v37:
## testpc
module testpc(
	clock,   
	reset,   
	pc,   
	instruction,   
	mem_data,   
	mem_addr,   
	mem_wdata,   
	mwrite_enable,
	mread_enable,
	regwrite_enable,   
	write_addr,   
	reg_write_data   
	);
	input clock, reset;
	input [15:0] instruction, mem_data;
	output [15:0] pc, mem_addr, mem_wdata;
	output [15:0] reg_write_data;
	output mwrite_enable, mread_enable, regwrite_enable;
	output [2:0] write_addr;
	reg [15:0] pc, read_data1, read_data2, ext_imm_data, alu_result;
	reg [15:0] reg_write_data;
	reg [15:0] jump_addr, branch_addr;
	reg [15:0] mwrite_addr, mread_addr;
	reg [6:0] imm_data;
	reg [2:0] read_addr1, read_addr2, write_addr;
	reg [1:0] result_sel;
	reg regwrite_enable, func_sel, imm_sel, mwrite_enable;
	reg mread_enable, memtoreg_sel, jump_enable, branch_enable;
	reg [15:0] reg_table[0:7];
	reg [15:0] c, temp;
	reg c1, c2, s1;
	wire [15:0] b1;
	wire [15:0] and_result, not_result;
	assign mem_addr = alu_result;
	assign mem_wdata = read_data2;
	always@(posedge clock or negedge reset)
	begin
		if(reset == 1'b0)
			pc <= 16'b0000000000000000;
		else if(branch_enable == 1'b1)
		begin
			if(alu_result == 0)
				pc <= pc + branch_addr;
			else
				pc <= pc + 16'b0000000000000001;
		end
		else if(jump_enable == 1'b1)
			pc <= 16'b0000000000000000 + jump_addr;
		else
			pc <= pc + 16'b0000000000000001;
	end
	always@(instruction)
	begin
		begin
			if(instruction[15:13] == 3'b001 && instruction[3:0] <= 4'b0010)   
			begin
				if(instruction[3:0] == 4'b0000)   
				begin
					read_addr1 = instruction[12:10]; 
					read_addr2 = instruction[9:7];  
					write_addr = instruction[6:4];  
					imm_data = 7'b0000000;
					mwrite_addr = 16'b0000000000000000;
					mread_addr = 16'b0000000000000000;
					jump_addr = 16'b0000000000000000;
					branch_addr = 16'b0000000000000000;
					regwrite_enable = 1'b1;
					func_sel = 1'b0;
					result_sel = 2'b00;
					imm_sel = 1'b0;
					mwrite_enable = 1'b0;
					mread_enable = 1'b0;
					memtoreg_sel = 1'b0;
					jump_enable = 1'b0;
					branch_enable = 1'b0;
				end
				else if(instruction[3:0] == 4'b0001)   
				begin
					read_addr1 = instruction[12:10];  
					read_addr2 = instruction[9:7];  
					write_addr = instruction[6:4];  
					imm_data = 7'b0000000;
  ...
Size in the first run: about 1700 cells after synthesis, ~140 flip-flops, about 100 I/O pins, about 11000 um2 of cells after synthesis.
clock: 8.77 ns
lec_check: 0
abc_area: 1
cap_margin: 20
core_aspect_ratio: 0.5
core_margin: 2
core_utilization: 66
cts_cluster_diameter: 297
cts_cluster_size: 97
place_density: 0.36
setup_slack_margin: 2.6
slew_margin: 20
tns_end_percent: 10
run.sh (not shown) runs the stock make flow with config.mk's settings and CLKGATE_MAP_FILE=.
v37 | ERROR | global routing (5_1_grt)
The inputs of v36 differ from those of v37 as listed below.
- CORE_UTILIZATION changed from 66 to 25
- PLACE_DENSITY removed (was 0.36)
- CTS_CLUSTER_SIZE removed (was 97)
- CORE_ASPECT_RATIO removed (was 0.5)
- ABC_AREA removed (was 1)
- TNS_END_PERCENT removed (was 10)
- SETUP_SLACK_MARGIN removed (was 2.6)
- CTS_CLUSTER_DIAMETER removed (was 297)
- the clock period (ns, I/O delays scaled along) changed from 8.77 to 15.8
--- outcome ---
- Number of instances in the placed design | v36 below v37
- Per the comparison of v36 with v37, final weighted congestion in routability-driven placement dropped 11%, worst setup slack after placement climbed 2.67 ns, chip area in the Yosys report dropped about 4%, total core area climbed 27000 um2.
- Post-CTS setup buffer count was higher in the run labelled v37.
- v36 ends up with a synthesized cell count that is 406 lower than in v37.
- Of v37 and v36, only v37 never reached the final stage.
- The flow ended early for v37: it failed with a tool error in global routing (5_1_grt).
Modified inputs, v57 compared to v36
- changing CORE_UTILIZATION from 25 to 72
- setting CTS_CLUSTER_SIZE to 43 for the first time
- setting SETUP_SLACK_MARGIN to 3.04 for the first time
- setting PLACE_DENSITY to 0.66 for the first time
- changing the clock period (ns, I/O delays scaled along) from 15.8 to 10.6
## What came out
v57 ended with less floorplan die area than v36. Measured against v36, the last weighted congestion value of the routability-driven placer of v57 comes out at 1.17 times the reference value. Re fraction of synthesized area in multiplexers: no difference whatsoever between v57 and v36. Of v36 and v57, v57 shows the lower post-place setup slack, with v36 above it. Relative to v36, the die boundary width measured on v57 has decreased by more than a quarter. v57 ended with more post-CTS setup-driven buffer insertion count than v36. Between v36 and v57, the cell total after placement is higher for v36. Compared v57 vs v36, and core footprint is down in v57. v57 got as far as global routing (5_1_grt), where a tool error ended the run. Chip height for v57 is lower than for v36. NOTE: cell area after placement in v57 exceeds that of v36. Re number of resized instances in the post-cts repair step: v36 and v57 aren't equal, and the lower value belongs to v36.
